==> flow/design.v (excerpt) <==
module lascon_top #(
    parameter int LASCON_VARIANT = 0
)(
    input  logic                                clk,
    input  logic                                rst,
    input  logic [2:0]                          mode_i,      
    input  logic [31:0]                         xof_len_i,   
    input  logic                                start_i,     
    input  logic                                abort_i,     
    output logic                                busy_o,      
    output logic                                done_o,      
    output logic                                tag_fail_o,  
    input  logic [63:0]                         s_axis_tdata,   
    input  logic [7:0]                          s_axis_tkeep,   
    input  logic [3:0]                          s_axis_tuser,   
    input  logic                                s_axis_tlast,   
    input  logic                                s_axis_tvalid,  
    output logic                                s_axis_tready,  
    output logic [63:0]                         m_axis_tdata,   
    output logic [7:0]                          m_axis_tkeep,   
    output logic [3:0]                          m_axis_tuser,   
    output logic                                m_axis_tlast,   
    output logic                                m_axis_tvalid,  
    input  logic                                m_axis_tready   
);
    logic           is_aead_mode;
    assign is_aead_mode = (mode_i == lascon_pkg::MODE_AEAD_ENC) || (mode_i == lascon_pkg::MODE_AEAD_DEC);
    logic           core_start_perm_i;
    logic           core_round_config_i;
    logic   [2:0]   core_word_sel_i;
  ...
For scale: ~7,300 cells after synthesis, ~200 I/O pins.
clock: 7.75 ns
lec_check: 0
abc_area: 1
cap_margin: 30
cell_pad_in_sites_global_placement: 3
core_aspect_ratio: 1.87
core_margin: 6
core_utilization: 17
cts_cluster_size: 82
hold_slack_margin: 0.2
max_routing_layer: met5
place_density_lb_addon: 0.23
setup_slack_margin: 0.3
slew_margin: 20
tns_end_percent: 10
run.sh (not shown) runs the stock make flow with config.mk's settings and CLKGATE_MAP_FILE=.
Change:
- CAP_MARGIN: 30 -> 20
- CELL_PAD_IN_SITES_GLOBAL_PLACEMENT: 3 -> default
- CORE_ASPECT_RATIO: 1.87 -> default
- CORE_MARGIN: 6 -> 2
- CORE_UTILIZATION: 17 -> 57
- CTS_CLUSTER_SIZE: 82 -> 94
- HOLD_SLACK_MARGIN: 0.2 -> default
- MAX_ROUTING_LAYER: met5 -> default
- PLACE_DENSITY_LB_ADDON: 0.23 -> default
- TNS_END_PERCENT: 10 -> default
- clock period: 7.75 -> 3.83 ns (I/O delays scaled with it)
What happened: With this change the flow completed and failed the layout checks on negative setup slack; cell area climbs by 6.7%; clock-buffer cell count climbs by 5; utilization climbs by 57 points.
Change:
- CORE_UTILIZATION: 57 -> 67
- CTS_CLUSTER_DIAMETER: default -> 373
- PLACE_DENSITY: default -> 0.37
Outcome: This time the run stopped in global routing with GRT-0116. Die size shrinks by about a fifth. Synthesized area does not change. Synthesized cell count does not change.
Change:
- ABC_AREA: 1 -> default
- CORE_UTILIZATION: 67 -> 59
- CTS_CLUSTER_DIAMETER: 373 -> default
- CTS_CLUSTER_SIZE: 94 -> default
- PLACE_DENSITY: 0.37 -> default
- SETUP_SLACK_MARGIN: 0.3 -> default
- clock period: 3.83 -> 3.78 ns (I/O delays scaled with it)
Effect: The changed run stopped in global routing with GRT-0116. Synthesized cell count came out lower by about a fifth. Area after synthesis stays flat. Die area climbs by roughly a tenth.
Change:
- CORE_UTILIZATION: 59 -> 43
- SETUP_SLACK_MARGIN: default -> 0.3
- clock period: 3.78 -> 4.35 ns (I/O delays scaled with it)
Result: The changed run finished but fails on negative setup slack. Synthesized area is unchanged. Synthesized cell count stays the same. Die area is higher by 37%.
Change:
- CORE_UTILIZATION: 43 -> 68
- CTS_CLUSTER_DIAMETER: default -> 352
- CTS_CLUSTER_SIZE: default -> 35
- clock period: 4.35 -> 5.51 ns (I/O delays scaled with it)
Effect: This time the run stopped in global routing, error GRT-0116. Synthesized cell count is unchanged. Area after synthesis does not change. Die size is lower by 36%.

## job 3455
lascon_top again, from the RTL that the note above started with.
export LEC_CHECK = 0
export ABC_AREA = 1
export CAP_MARGIN = 35
export CELL_PAD_IN_SITES_DETAIL_PLACEMENT = 2
export CELL_PAD_IN_SITES_GLOBAL_PLACEMENT = 2
export CORE_ASPECT_RATIO = 0.86
export CORE_MARGIN = 3
export CORE_UTILIZATION = 24
export CTS_CLUSTER_SIZE = 55
export GPL_ROUTABILITY_DRIVEN = 0
export GPL_TIMING_DRIVEN = 0
export MAX_ROUTING_LAYER = met4
export MIN_ROUTING_LAYER = met2
export PLACE_DENSITY_LB_ADDON = 0.21
export SETUP_SLACK_MARGIN = 0.38
export SLEW_MARGIN = 25
export TNS_END_PERCENT = 20
create_clock -name core_clock -period 3.9 [get_ports {clk}]
What ended job 3455 was a tool error in global routing (5_1_grt); the run never finished.
Here is what was changed in the inputs of job 7011 compared with job 3455.
==> flow/config.mk <==
export PLATFORM = sky130hd
export DESIGN_NAME = lascon_top
export DESIGN_NICKNAME = lascon_top
export VERILOG_FILES = /design/flow/design.v
export SDC_FILE = /design/flow/constraint.sdc
export NUM_CORES = 4
export LEC_CHECK = 0
export CAP_MARGIN = 35
export CELL_PAD_IN_SITES_DETAIL_PLACEMENT = 0
export CORE_MARGIN = 2
export CORE_UTILIZATION = 68
export CTS_CLUSTER_SIZE = 44
export GPL_TIMING_DRIVEN = 1
export MAX_ROUTING_LAYER = met4
export SLEW_MARGIN = 20
==> flow/constraint.sdc <==
create_clock -name core_clock -period 5.6 [get_ports {clk}]
set_input_delay 1.1200 -clock core_clock [delete_from_list [all_inputs] [get_ports {clk}]]
set_output_delay 1.1200 -clock core_clock [all_outputs]
set_load 0.01 [all_outputs]
Notes after the runs:
Job 7011 did not run to completion, as it errored out during global routing (5_1_grt).
global routing (5_1_grt): job 3455 exited with error
Pre-placement core utilization was higher in the run labelled job 7011.
Per the comparison of job 7011 with job 3455, number of port buffers now sits higher; post-placement setup slack increased by 3.12 ns relative to the old numbers.
diff inputs: job 7011 => job 5973
==> flow/config.mk <==
export PLATFORM = sky130hd
export DESIGN_NAME = lascon_top
export DESIGN_NICKNAME = lascon_top
export VERILOG_FILES = /design/flow/design.v
export SDC_FILE = /design/flow/constraint.sdc
export NUM_CORES = 4
export LEC_CHECK = 0
export CAP_MARGIN = 20
export CORE_MARGIN = 2
export CORE_UTILIZATION = 57
export SETUP_SLACK_MARGIN = 0.3
export SLEW_MARGIN = 20
==> flow/constraint.sdc <==
create_clock -name core_clock -period 4.49 [get_ports {clk}]
set_input_delay 0.8980 -clock core_clock [delete_from_list [all_inputs] [get_ports {clk}]]
set_output_delay 0.8980 -clock core_clock [all_outputs]
set_load 0.01 [all_outputs]
==> comparison <==
- Job 5973: aborted in global routing (5_1_grt) (tool error)
- Looking at half-perimeter wire length after detailed placement, job 5973 sits above job 7011.
- Sort job 5973 and job 7011 by die boundary height, descending, and job 5973 comes first.
- Job 5973 — effective utilization at floorplan 11 points lower, job 7011 as reference
Input changes introduced in job 8839 (baseline for comparison: job 5973):
diff --git a/flow/config.mk b/flow/config.mk
--- a/flow/config.mk
+++ b/flow/config.mk
@@ -9,3 +9,5 @@
 export CORE_MARGIN = 2
-export CORE_UTILIZATION = 57
+export CORE_UTILIZATION = 59
+export CTS_CLUSTER_DIAMETER = 247
+export CTS_CLUSTER_SIZE = 96
 export SETUP_SLACK_MARGIN = 0.3
==> flow/constraint.sdc <==
create_clock -name core_clock -period 4.35 [get_ports {clk}]
set_input_delay 0.8700 -clock core_clock [delete_from_list [all_inputs] [get_ports {clk}]]
set_output_delay 0.8700 -clock core_clock [all_outputs]
set_load 0.01 [all_outputs]
Measured against each other, job 8839 and job 5973 differ in horizontal extent of the die, the lower figure coming from job 8839. Higher number of gates resized after CTS among job 8839 and job 5973: job 5973. On worst-case setup slack after placement, the lower figure sits with job 8839, not job 5973. Job 8839: aborted in global routing (5_1_grt) (tool error). Relative to job 5973, the area enclosed by the die boundary measured on job 8839 has decreased by a few percent. Job 8839 -> job 5973: instance tally after logic synthesis flat. Per the comparison of job 8839 with job 5973, post-CTS repair timing setup buffer count saw a decrease, H-tree depth lost 2. Compared with job 5973, in job 8839 initial cell density of the core increased by 2.1 points relative to the old numbers, cell count after placement decreased by 62 relative to the old numbers.
